==> inputs of run M <==
Design armreduced, start of the top module:
module armreduced(
	input clk,
	input reset,
	output[31:0] pc,
	input[31:0] inst,
	input nIRQ,
	output[3:0] be,
	output[31:0] memaddr,
	output memwrite,
	output memread,
	output[31:0] writedata,
	input[31:0] readdata
	);
clock: 9.4 ns
lec_check: 0
cap_margin: 20
core_margin: 2
core_utilization: 58
setup_slack_margin: 1.07
slew_margin: 20
run.sh (not shown) runs the stock make flow with config.mk's settings and CLKGATE_MAP_FILE=.
==> inputs of run Z, as changes to run M <==
Settings changed: CORE_UTILIZATION 58 to 59, SETUP_SLACK_MARGIN 1.07 to 2.34.
==> flow/constraint.sdc (replaced) <==
create_clock -name core_clock -period 9.41 [get_ports {clk}]
set_input_delay 1.8820 -clock core_clock [delete_from_list [all_inputs] [get_ports {clk}]]
set_output_delay 1.8820 -clock core_clock [all_outputs]
set_load 0.01 [all_outputs]
==> summary of the runs <==
- Between run Z and run M, the lower die area is in run Z (gap 1.7%, measured against run M).
- Synthesized area is the same in run Z and run M.
- Run Z aborted during global routing (5_1_grt). Run M finished clean.
- In synthesized cell count, run Z and run M do not differ.

---

==> 06-07 <==
armreduced again, from the RTL that the note above started with.
clock: 16.8 ns
lec_check: 0
cap_margin: 20
core_margin: 2
core_utilization: 72
place_density_lb_addon: 0.0
setup_slack_margin: 0.22
slew_margin: 20
==> 09-04: changes against 06-07 <==
Settings changed: ABC_AREA from default to 1, CELL_PAD_IN_SITES_DETAIL_PLACEMENT from default to 0, CELL_PAD_IN_SITES_GLOBAL_PLACEMENT from default to 3, CORE_ASPECT_RATIO from default to 1.62, CORE_UTILIZATION 72 to 31, CTS_CLUSTER_DIAMETER from default to 291, MAX_ROUTING_LAYER from default to met4, PLACE_DENSITY_LB_ADDON 0.0 to 0.04, SETUP_SLACK_MARGIN 0.22 to 1.71.
==> flow/constraint.sdc (replaced) <==
create_clock -name core_clock -period 24.6 [get_ports {clk}]
set_input_delay 4.9200 -clock core_clock [delete_from_list [all_inputs] [get_ports {clk}]]
set_output_delay 4.9200 -clock core_clock [all_outputs]
set_load 0.01 [all_outputs]
==> 12-12: changes against 06-07 <==
Settings changed: ABC_AREA from default to 0, CELL_PAD_IN_SITES_DETAIL_PLACEMENT from default to 1, CELL_PAD_IN_SITES_GLOBAL_PLACEMENT from default to 3, CORE_ASPECT_RATIO from default to 0.52, CORE_MARGIN 2 to 4, CORE_UTILIZATION 72 to 40, GPL_ROUTABILITY_DRIVEN from default to 1, GPL_TIMING_DRIVEN from default to 0, MIN_ROUTING_LAYER from default to met2, PLACE_DENSITY from default to 0.54, PLACE_DENSITY_LB_ADDON 0.0 to default, SETUP_SLACK_MARGIN 0.22 to -1.15, SLEW_MARGIN 20 to 5, TNS_END_PERCENT from default to 95.
==> flow/constraint.sdc (replaced) <==
create_clock -name core_clock -period 20.0 [get_ports {clk}]
set_input_delay 4.0000 -clock core_clock [delete_from_list [all_inputs] [get_ports {clk}]]
set_output_delay 4.0000 -clock core_clock [all_outputs]
set_load 0.01 [all_outputs]
==> impl_metrics.csv <==
group,metric,value,unit
synthesis,synth.avg_cell_area,7.69,um2
global_route,overflow,0,
place,placed_area,59300,um2
floorplanning,placementRows,197,
place,place_congestion,1.04,
outcome,outcome,"no timing/DRC/antenna violations",
synthesis,ys_types,76,
synthesis,synthTopCellsByCount,"nor2_1 (1176), nand2_1 (1143), inv_1 (788)",
synthesis,synth_area,55600,um2
synthesis,adder_share,0.0337,
synthesis,ys_sh_mux,0,
global_route,gr-usage-met3,0.0593,
place,place_ws,3.91,ns
synthesis,simple_gate_share,0.231,
synthesis,top_cell_area_share,0.277,
floorplanning,fp.dieH,543,um
place,post-dp-hpwl,231000,um
(the above is from 09-04)
==> impl_metrics.csv <==
group,metric,value,unit
place,place_congestion,1.35,
floorplanning,placementRows,96,
synthesis,top_cell_area_share,0.290,
synthesis,synthTopCellsByCount,"nor2_1 (794), nand2_1 (793), edfxtp_1 (512)",
synthesis,adder_share,0.0353,
synthesis,ys_sh_mux,0.0956,
global_route,overflow,5339,
synthesis,synth.avg_cell_area,9.64,um2
synthesis,simple_gate_share,0.185,
floorplanning,fp.dieH,271,um
floorplanning,die-area,139000,um2
global_route,gr-usage-met3,1.14,
synthesis,synth_area,53100,um2
outcome,haltStage,"5_1_grt",
synthesis,synth.area.top_cells,"edfxtp_1 (29%), dfxtp_1 (19%), mux4_2 (7.4%), nor2_1 (5.6%), nand2_1 (5.6%)",
outcome,tool.error,"[ERROR GRT-0116] Global routing finished with congestion. Check the congestion regions in the DRC Viewer.",
outcome,outcome,"stopped before the end",
clock_tree,numCtsBuffers,101,
synthesis,ys_types,112,
(the above is from 12-12)
==> impl_metrics.csv <==
group,metric,value,unit
outcome,haltStage,"5_1_grt",
floorplanning,placementRows,99,
place,post-dp-hpwl,127000,um
outcome,outcome,"stopped before the end",
synthesis,ys_types,112,
synthesis,synthTopCellsByCount,"nor2_1 (794), nand2_1 (793), edfxtp_1 (512)",
outcome,tool.error,"[ERROR GRT-0232] Routing congestion too high. Check the congestion heatmap in the GUI.",
global_route,overflow,27,
synthesis,synth_area,53100,um2
global_route,gr-usage-met3,0.669,
(the above is from 06-07)

---

==> 09-07: inputs <==
armreduced again, from the RTL that the note above started with.
clock: 9.63 ns
lec_check: 0
cap_margin: 20
cell_pad_in_sites_detail_placement: 0
cell_pad_in_sites_global_placement: 0
core_aspect_ratio: 0.5
core_margin: 2
core_utilization: 70
cts_cluster_diameter: 291
cts_cluster_size: 28
place_density: 0.65
setup_slack_margin: 1.71
slew_margin: 30
==> 01-16: changes against 09-07 <==
==> flow/config.mk (replaced) <==
export PLATFORM = sky130hd
export DESIGN_NAME = armreduced
export DESIGN_NICKNAME = armreduced
export VERILOG_FILES = /design/flow/design.v
export SDC_FILE = /design/flow/constraint.sdc
export NUM_CORES = 4
export LEC_CHECK = 0
export CAP_MARGIN = 20
export CORE_MARGIN = 2
export CORE_UTILIZATION = 50
export SLEW_MARGIN = 20
==> flow/constraint.sdc (replaced) <==
create_clock -name core_clock -period 9.4 [get_ports {clk}]
set_input_delay 1.8800 -clock core_clock [delete_from_list [all_inputs] [get_ports {clk}]]
set_output_delay 1.8800 -clock core_clock [all_outputs]
set_load 0.01 [all_outputs]
==> 03-08: changes against 09-07 <==
==> flow/config.mk (replaced) <==
export PLATFORM = sky130hd
export DESIGN_NAME = armreduced
export DESIGN_NICKNAME = armreduced
export VERILOG_FILES = /design/flow/design.v
export SDC_FILE = /design/flow/constraint.sdc
export NUM_CORES = 4
export LEC_CHECK = 0
export ABC_AREA = 1
export CAP_MARGIN = 25
export CELL_PAD_IN_SITES_DETAIL_PLACEMENT = 2
export CELL_PAD_IN_SITES_GLOBAL_PLACEMENT = 3
export CORE_ASPECT_RATIO = 1.62
export CORE_MARGIN = 2
export CORE_UTILIZATION = 31
export CTS_CLUSTER_DIAMETER = 61
export CTS_CLUSTER_SIZE = 88
export HOLD_SLACK_MARGIN = 0.26
export MAX_ROUTING_LAYER = met5
export PLACE_DENSITY_LB_ADDON = 0.04
export SLEW_MARGIN = 20
export TNS_END_PERCENT = 70
==> flow/constraint.sdc (replaced) <==
create_clock -name core_clock -period 24.6 [get_ports {clk}]
set_input_delay 4.9200 -clock core_clock [delete_from_list [all_inputs] [get_ports {clk}]]
set_output_delay 4.9200 -clock core_clock [all_outputs]
set_load 0.01 [all_outputs]
==> 07-15: changes against 09-07 <==
==> flow/config.mk (replaced) <==
export PLATFORM = sky130hd
export DESIGN_NAME = armreduced
export DESIGN_NICKNAME = armreduced
export VERILOG_FILES = /design/flow/design.v
export SDC_FILE = /design/flow/constraint.sdc
export NUM_CORES = 4
export LEC_CHECK = 0
export CAP_MARGIN = 40
export CELL_PAD_IN_SITES_DETAIL_PLACEMENT = 2
export CORE_ASPECT_RATIO = 1.86
export CORE_MARGIN = 10
export CORE_UTILIZATION = 57
export CTS_CLUSTER_DIAMETER = 398
export GPL_ROUTABILITY_DRIVEN = 0
export HOLD_SLACK_MARGIN = 0.16
export MAX_ROUTING_LAYER = met5
export MIN_ROUTING_LAYER = met2
export PLACE_DENSITY_LB_ADDON = 0.02
export SLEW_MARGIN = 20
==> flow/constraint.sdc (replaced) <==
create_clock -name core_clock -period 14.9 [get_ports {clk}]
set_input_delay 2.9800 -clock core_clock [delete_from_list [all_inputs] [get_ports {clk}]]
set_output_delay 2.9800 -clock core_clock [all_outputs]
set_load 0.01 [all_outputs]
==> comparison table <==
| metric | 03-08 | 09-07 | 07-15 | 01-16 |
|---|---|---|---|---|
| Hold-critical path endpoint | _RegisterEXEMEM.pcoutM[24] | - | - | _RegisterMEMWB.pcoutW[1] |
| Number of cells traversed by the worst hold path | 0 | - | - | 0 |
| Multiplexer share of the synthesized area | 0 | 0.0956 | 0.0956 | 0.0956 |
| Area post-placement | 59400 um^2 | 55800 um^2 | - | 56700 um^2 |
| Hold buffer count at CTS | 0 | 0 | - | 0 |
| DR WL/cell | 31.3 um | - | - | 26.5 um |
| TritonCTS clock tree | built | - | - | built |
| Aggregate negative setup slack | 0 ns | - | - | 0 ns |
| Ant diodes | 15 | - | - | 3 |
| Outcome | finished clean | did not finish | did not finish | finished clean |
| Last stage reached | - | 5_1_grt | 3_5_place_dp | - |
| CP max FO | 33 | - | - | 10 |
| Seq/Total Area, Yosys | 0.456 | 0.478 | 0.478 | 0.478 |
| Layout buffer count excluding clock buffers | 306 | - | - | 368 |
| Total number of clock tree sinks | 1010 | 1010 | - | 1010 |
| Count of cells along the worst register-to-register path | 11 | - | - | 14 |
| Placed instance count | 9445 | 6380 | - | 6822 |
| Routability-driven placement congestion ratio | 1.05 | 1.02 | - | 1.00 |
| Area figure in the yosys stat output | 55600 um^2 | 53100 um^2 | 53100 um^2 | 53100 um^2 |
| Length of routed met2 wiring | 170 mm | - | - | 98.1 mm |
| CP required | 12.64 ns | - | - | 7.52 ns |

---

==> job 9432 <==
Starting RTL as in the previous note.
Design armreduced, start of the top module:
module armreduced(
	input clk,
	input reset,
	output[31:0] pc,
	input[31:0] inst,
	input nIRQ,
	output[3:0] be,
	output[31:0] memaddr,
	output memwrite,
	output memread,
	output[31:0] writedata,
	input[31:0] readdata
	);
	wire PCSrcD, PCSrcE, PCSrcM, PCSrcW;
	wire RegWriteD, RegWriteE, RegWriteM, RegWriteW;
	wire MemtoRegD, MemtoRegE, MemtoRegM, MemtoRegW;
	wire MemWriteD, MemWriteE, MemWriteM;
	wire [3:0] ALUControlD, ALUControlE;
	wire BranchD, BranchE, BranchTakenE;
	wire ALUSrcD, ALUSrcE;
	wire FlagWriteD, FlagWriteE;
	wire [1:0] ImmSrcD;
	wire [1:0] RegSrcD;
	wire [3:0] condE;
	wire condEx;
	wire [3:0] NZCV, FlagsE;
	wire newPCSrcE, newRegWriteE, newMemWriteE;
	wire [3:0] ALUFlags;
	wire InvalidRegD, InvalidRegE;
	wire StallF, StallD;
	wire FlushD, FlushE;
	wire FlushCtrlD;
	wire [1:0] ForwardAE, ForwardBE;
	wire[31:0] PCPlus4F, PCBranch;
	wire[31:0] NextPC;
	wire [31:0] PCF;
	wire [31:0] ResultW;
	assign be = 4'b1111;
	assign PCBranch = ALUResultE;
	assign NextPC = (BranchTakenE == 1'b1) ? PCBranch : (PCSrcW == 1'b1) ? ResultW : PCPlus4F;
	RegisterWBIF _RegisterWBIF(.clk(clk), .en(~StallF), .PC(NextPC), .PCF(PCF), .reset(reset));
	wire [31:0] instF;
	wire [31:0] instD;
	assign pc = PCF;
	assign PCPlus4F = PCF + 32'd4;
	RegisterIFID _RegisterIFID(.instF(inst), .clk(clk), .clr(FlushD), .en(~StallD), .instD(instD), .reset(reset));
	wire [1:0] OpcodeD;
	wire [3:0] ReadAddr1, ReadAddr2, WriteAddr, WA3D;
	wire [31:0] ReadData1, ReadData2, ReadData3;
	assign OpcodeD = instD[27:26];
	assign ReadAddr1 = instD[19:16];
	assign ReadAddr2 = (RegSrcD[1] == 1'b0) ? instD[3:0] : instD[15:12];
	assign WA3D = instD[15:12];
	ctrlSig _ctrlSig(.op(OpcodeD), .funct(instD[25:20]), .ALUOp(ALUControlD), .ImmSrc(ImmSrcD), .RegSrc(RegSrcD),  
  ...
make LEC_CHECK=0 CAP_MARGIN=20 CORE_MARGIN=2 CORE_UTILIZATION=72 CTS_CLUSTER_DIAMETER=308 CTS_CLUSTER_SIZE=100 SLEW_MARGIN=20 TNS_END_PERCENT=5 finish   # period 10.5 ns
==> job 8668 (differences from job 9432) <==
CORE_UTILIZATION = 58   (was 72)
CTS_CLUSTER_DIAMETER = default   (was 308)
CTS_CLUSTER_SIZE = default   (was 100)
HOLD_SLACK_MARGIN = -0.1   (was default)
SETUP_SLACK_MARGIN = 2.43   (was default)
TNS_END_PERCENT = default   (was 5)
==> flow/constraint.sdc (replaced) <==
create_clock -name core_clock -period 9.4 [get_ports {clk}]
set_input_delay 1.8800 -clock core_clock [delete_from_list [all_inputs] [get_ports {clk}]]
set_output_delay 1.8800 -clock core_clock [all_outputs]
set_load 0.01 [all_outputs]
==> job 2538 (differences from job 9432) <==
CORE_UTILIZATION = 40   (was 72)
CTS_CLUSTER_DIAMETER = default   (was 308)
CTS_CLUSTER_SIZE = default   (was 100)
TNS_END_PERCENT = default   (was 5)
==> flow/constraint.sdc (replaced) <==
create_clock -name core_clock -period 16.9 [get_ports {clk}]
set_input_delay 3.3800 -clock core_clock [delete_from_list [all_inputs] [get_ports {clk}]]
set_output_delay 3.3800 -clock core_clock [all_outputs]
set_load 0.01 [all_outputs]
==> comparison <==
Job 8668 ended with an error in global routing (GRT-0116). Job 2538 passed the timing, design-rule and antenna checks. Job 9432 did not get past global routing with GRT-0232. In synthesized cell count, job 9432 and job 8668 do not differ. Die area, lowest first: job 9432, job 8668, job 2538. Area after synthesis is the same in job 2538 and job 8668.
